==> run a <==
==> flow/design.v <==
module adder_floating_point(
							input logic signed [31:0]  operand_normalized_ieee_a , operand_normalized_ieee_b , 
							output logic signed [31:0]  final_sum , 
							output logic zero ,
							output logic overflow ,
							output logic underflow ,
							input logic op 
							);
logic carrynan;
logic signed [24:0]  fraction_a , fraction_b ; 
logic signed [24:0] sum ; 
logic [7:0] exponent_a , exponent_b , positive_difference , biggest_exponent;
logic signB;
always_comb
	begin
	sum = 0;
	carrynan = 0;
	overflow = 0;
	underflow = 0;
	signB=op^operand_normalized_ieee_b[31];
		fraction_a [22:0] = operand_normalized_ieee_a [22:0] ;
		fraction_a[23] = 1 ;
		fraction_a[24] = 0 ;
		exponent_a = operand_normalized_ieee_a [30:23] ;
		fraction_b [22:0] = operand_normalized_ieee_b [22:0] ;
		fraction_b[23] = 1 ;
		fraction_b[24] = 0 ;
		exponent_b = operand_normalized_ieee_b [30:23] ;
	if(exponent_a >= exponent_b)
		begin	
			positive_difference = exponent_a - exponent_b;
			fraction_b >>>= positive_difference ;
			biggest_exponent = exponent_a ; 
		end
	else 
		begin
			positive_difference = exponent_b - exponent_a;
			fraction_a>>>= positive_difference ;
			biggest_exponent = exponent_b;
		end
		if (&exponent_a & ~&exponent_b)
			final_sum = operand_normalized_ieee_a ;
		else if (&exponent_b & ~&exponent_a)
			begin	
			final_sum[30:0] = operand_normalized_ieee_b[30:0] ;
			final_sum[31] = signB ;
			end
		else if (&exponent_a & &exponent_b )
			begin
					if (operand_normalized_ieee_a[31] != signB)
							final_sum = 32'b01111111100000000000000000000001 ;
						else 
							begin
								{carrynan,final_sum[22:0]} = fraction_a + fraction_b ;
								final_sum[31] = operand_normalized_ieee_a[31];
								final_sum [30:23] = biggest_exponent ;
								if(carrynan)
									final_sum = 32'b01111111100000000000000000000001 ;
							end
			end
		else if ((operand_normalized_ieee_a==0)&(operand_normalized_ieee_b==0))
						final_sum = 32'b0;
		else if ((~&exponent_a & ~&exponent_b) & (operand_normalized_ieee_a[22:0] == operand_normalized_ieee_b[22:0]) & (operand_normalized_ieee_a[31] != signB) & (exponent_a == exponent_b) )
						final_sum = 32'b0;
			else
				begin
if(operand_normalized_ieee_a[31]==signB)
begin
		sum = fraction_a + fraction_b;	
		final_sum[31]=operand_normalized_ieee_a[31];
		if (sum[24] == 1 )
		begin
			biggest_exponent= biggest_exponent + 1 ;
			sum=sum>>1;
end					
end
else
if (exponent_a > exponent_b)
begin
			sum = fraction_a - fraction_b;	
      final_sum[31]=operand_normalized_ieee_a[31];
end
else if (exponent_a < exponent_b)
  begin
		sum = fraction_b - fraction_a;	
final_sum[31]=signB;
end
else if (fraction_a>=fraction_b)
  begin
		sum=fraction_a - fraction_b;
    final_sum[31]=operand_normalized_ieee_a[31];
end
else
  begin
		sum=fraction_b - fraction_a;
	final_sum[31]=signB;
	end
        if (sum[23]==0)
        for(int i =0 ; i<=23;i=i+1)	
        begin
          if(sum[23]==0)
          begin
            if (biggest_exponent>=1) 
            begin	
            biggest_exponent=biggest_exponent-1;
            sum=sum<<1;
            end
          end
        end
 if (sum[24] == 1 )
		begin
			biggest_exponent= biggest_exponent + 1 ;
			sum=sum>>1;
			end     
final_sum[30:23]=biggest_exponent;
final_sum[22:0]=sum[22:0];
		end
if (biggest_exponent == 0)
			begin
			underflow = 1 ; 
			end
else if (biggest_exponent > 8'd254)
			begin
			overflow = 1 ;
			end
zero = (~|final_sum);
end
endmodule
module fp_adder_top (
    input  logic        clk,
    input  logic        rst,
    input  logic        start,
    input  logic [31:0] operand_normalized_ieee_a,
    input  logic [31:0] operand_normalized_ieee_b,
    input  logic        op,
    output logic [31:0] final_sum,
    output logic        finish,
    output logic        zero,
    output logic        overflow,
    output logic        underflow
);
  logic [31:0] a_q, b_q;
  logic        op_q, valid_q;
  logic [31:0] sum_d;
  logic        zero_d, overflow_d, underflow_d;
  always_ff @(posedge clk) begin
    a_q  <= operand_normalized_ieee_a;
    b_q  <= operand_normalized_ieee_b;
    op_q <= op;
    if (rst) valid_q <= 1'b0;
    else     valid_q <= start;
  end
  adder_floating_point u_add (
      .operand_normalized_ieee_a(a_q),
      .operand_normalized_ieee_b(b_q),
      .final_sum(sum_d),
      .zero(zero_d),
      .overflow(overflow_d),
      .underflow(underflow_d),
      .op(op_q)
  );
  always_ff @(posedge clk) begin
    final_sum <= sum_d;
    zero      <= zero_d;
    overflow  <= overflow_d;
    underflow <= underflow_d;
    if (rst) finish <= 1'b0;
    else     finish <= valid_q;
  end
endmodule
==> flow/run.sh <==
#!/bin/bash
# the make line also repeats each setting of config.mk as NAME=value (left out here)
make -C /OpenROAD-flow-scripts/flow DESIGN_CONFIG=/design/flow/config.mk WORK_HOME=/design/flow/orfs CLKGATE_MAP_FILE= finish
==> flow/config.mk <==
export PLATFORM = sky130hd
export DESIGN_NAME = fp_adder_top
export DESIGN_NICKNAME = fp_adder_top
export VERILOG_FILES = /design/flow/design.v
export SDC_FILE = /design/flow/constraint.sdc
export NUM_CORES = 4
export LEC_CHECK = 0
export CAP_MARGIN = 20
export CORE_MARGIN = 2
export CORE_UTILIZATION = 72
export CTS_CLUSTER_DIAMETER = 358
export CTS_CLUSTER_SIZE = 14
export HOLD_SLACK_MARGIN = -0.08
export PLACE_DENSITY_LB_ADDON = 0.29
export SETUP_SLACK_MARGIN = -1.6
export SLEW_MARGIN = 20
export TNS_END_PERCENT = 30
==> flow/constraint.sdc <==
create_clock -name core_clock -period 21.4 [get_ports {clk}]
set_input_delay 4.2800 -clock core_clock [delete_from_list [all_inputs] [get_ports {clk}]]
set_output_delay 4.2800 -clock core_clock [all_outputs]
set_load 0.01 [all_outputs]
==> run b: changes against run a <==
ABC_AREA = 0   (was unset)
CAP_MARGIN = 25   (was 20)
CELL_PAD_IN_SITES_DETAIL_PLACEMENT = 2   (was unset)
CELL_PAD_IN_SITES_GLOBAL_PLACEMENT = 0   (was unset)
CORE_ASPECT_RATIO = 1.99   (was unset)
CORE_MARGIN = 5   (was 2)
CORE_UTILIZATION = 46   (was 72)
CTS_CLUSTER_DIAMETER = unset   (was 358)
CTS_CLUSTER_SIZE = 12   (was 14)
GPL_ROUTABILITY_DRIVEN = 0   (was unset)
HOLD_SLACK_MARGIN = unset   (was -0.08)
MAX_ROUTING_LAYER = met4   (was unset)
PLACE_DENSITY = 0.42   (was unset)
PLACE_DENSITY_LB_ADDON = unset   (was 0.29)
SETUP_SLACK_MARGIN = unset   (was -1.6)
TNS_END_PERCENT = unset   (was 30)
==> flow/constraint.sdc (replaced) <==
create_clock -name core_clock -period 36.2 [get_ports {clk}]
set_input_delay 7.2400 -clock core_clock [delete_from_list [all_inputs] [get_ports {clk}]]
set_output_delay 7.2400 -clock core_clock [all_outputs]
set_load 0.01 [all_outputs]
==> notes <==
- Run b stopped in detailed placement (3_5_place_dp) with DPL-0033. Run a ended with an error in detailed placement (3_5_place_dp), error DPL-0038.
- Of run b and run a, run b has the higher die area (gap 63%, measured against run a).
- In synthesized cell count, run a and run b do not differ.
- In area after synthesis, run a and run b do not differ.
==> figures <==
quantity                                                                                 run b                              run a
Result of the run                                                       stopped before the end             stopped before the end
Stage where the flow stopped                                 detailed placement (3_5_place_dp)  detailed placement (3_5_place_dp)
Core Region                                                                        66200 sq um                        42000 sq um
Floorplan die area                                                                 72400 sq um                        44400 sq um
Async set-or-reset flop fraction in the synthesized netlist                                  0                                  0
Share of the yosys chip area belonging to registers                                     0.0664                             0.0664
Core utilization before placement                                                        0.464                              0.732
Post-synthesis cell type with the largest instance count              sky130_fd_sc_hd__nand2_1           sky130_fd_sc_hd__nand2_1
Die Span Y                                                                              375 um                             211 um
Die boundary width                                                                      193 um                             211 um
Count of standard-cell rows                                                                133                                 75
